## run 1
// bitcruncher_dp
module bitcruncher_dp(
    input         clk,
    input         rst_n,
    input  [21:0] ctrl,             
    input  [15:0] MBR_in_memory,
    output [7:0]  MAR_out_memory,
    output [15:0] MBR_out_memory,
    output [7:0]  IR_out,
    output [3:0]  ALUflags
    );
Size in the first run: ~91 flip-flops, roughly 76 I/O pins, about 0.023 mm2 of cells after synthesis.
export LEC_CHECK = 0
export CAP_MARGIN = 40
export CORE_MARGIN = 2
export CORE_UTILIZATION = 71
export CTS_CLUSTER_DIAMETER = 27
export CTS_CLUSTER_SIZE = 39
export GPL_ROUTABILITY_DRIVEN = 1
export MAX_ROUTING_LAYER = met4
export SETUP_SLACK_MARGIN = 2.29
export SLEW_MARGIN = 20
export TNS_END_PERCENT = 75
create_clock -name core_clock -period 27.1 [get_ports {clk}]
run.sh (not shown) runs the stock make flow with config.mk's settings and CLKGATE_MAP_FILE=.
global routing (5_1_grt): run 1 exited with error
Input-level comparison between run 2 and run 1:
# run 1
export LEC_CHECK = 0
export CAP_MARGIN = 40
export CORE_MARGIN = 2
export CORE_UTILIZATION = 71
export CTS_CLUSTER_DIAMETER = 27
export CTS_CLUSTER_SIZE = 39
export GPL_ROUTABILITY_DRIVEN = 1
export MAX_ROUTING_LAYER = met4
export SETUP_SLACK_MARGIN = 2.29
export SLEW_MARGIN = 20
export TNS_END_PERCENT = 75
create_clock -name core_clock -period 27.1 [get_ports {clk}]
# run 2
export LEC_CHECK = 0
export ABC_AREA = 1
export CAP_MARGIN = 40
export CORE_ASPECT_RATIO = 0.5
export CORE_MARGIN = 2
export CORE_UTILIZATION = 21
export CTS_CLUSTER_DIAMETER = 101
export CTS_CLUSTER_SIZE = 95
export GPL_ROUTABILITY_DRIVEN = 0
export HOLD_SLACK_MARGIN = 0.28
export PLACE_DENSITY = 0.79
export SLEW_MARGIN = 5
export TNS_END_PERCENT = 10
create_clock -name core_clock -period 27.1 [get_ports {clk}]
Findings:
Run 2 completed every stage of the flow, and the final layout passed the timing, DRC and antenna checks.
For die area, dividing the value from run 1 by the value from run 2 gives 0.29.
[compare] base=run 1 new=run 2: placeable core area shows an increase of about 260%, number of setup buffers added after CTS shows a reduction of 102, net count of the mapped netlist shows an increase of 512, cell count in the Yosys report shows an increase of 512.
The run showing the smaller x dimension of the die is run 1.
On number of standard cells after synthesis, the higher figure sits with run 2, not run 1.
Netlist area before placement, run 1 and run 2: lower on run 1
Relative to run 1, the area fraction in xor and xnor cells of run 2 is higher by 0.66 points.
[inputs] run 3 vs run 2
# run 2
export LEC_CHECK = 0
export ABC_AREA = 1
export CAP_MARGIN = 40
export CORE_ASPECT_RATIO = 0.5
export CORE_MARGIN = 2
export CORE_UTILIZATION = 21
export CTS_CLUSTER_DIAMETER = 101
export CTS_CLUSTER_SIZE = 95
export GPL_ROUTABILITY_DRIVEN = 0
export HOLD_SLACK_MARGIN = 0.28
export PLACE_DENSITY = 0.79
export SLEW_MARGIN = 5
export TNS_END_PERCENT = 10
create_clock -name core_clock -period 27.1 [get_ports {clk}]
# run 3
export LEC_CHECK = 0
export CAP_MARGIN = 40
export CORE_MARGIN = 2
export CORE_UTILIZATION = 68
export CTS_CLUSTER_DIAMETER = 27
export CTS_CLUSTER_SIZE = 24
export GPL_ROUTABILITY_DRIVEN = 1
export MAX_ROUTING_LAYER = met4
export SETUP_SLACK_MARGIN = 2.29
export SLEW_MARGIN = 20
export TNS_END_PERCENT = 75
create_clock -name core_clock -period 27.1 [get_ports {clk}]
==> results <==
- Run 2 vs run 3, slowest cell on the critical path: sky130_fd_sc_hd__dfrtp_1 vs sky130_fd_sc_hd__a2111oi_4
- Run 2 has completed all stages; timing, DRC and antenna checks passed.
- What the final checks of run 3 revealed, after a flow that finished every stage, was a layout that fails on negative setup slack.
- Diff run 2 -> run 3: register area share after synthesis went up 0.43 points; core utilization went up 60 points; post-CTS setup buffer count went up 97.
- Setup slack after layout delta for run 3 relative to run 2: 3.38 ns lower
- Run 3 against run 2: floorplan net count went down by about 13%; total vias in the final route grew by about 14%; design area +4.2%.
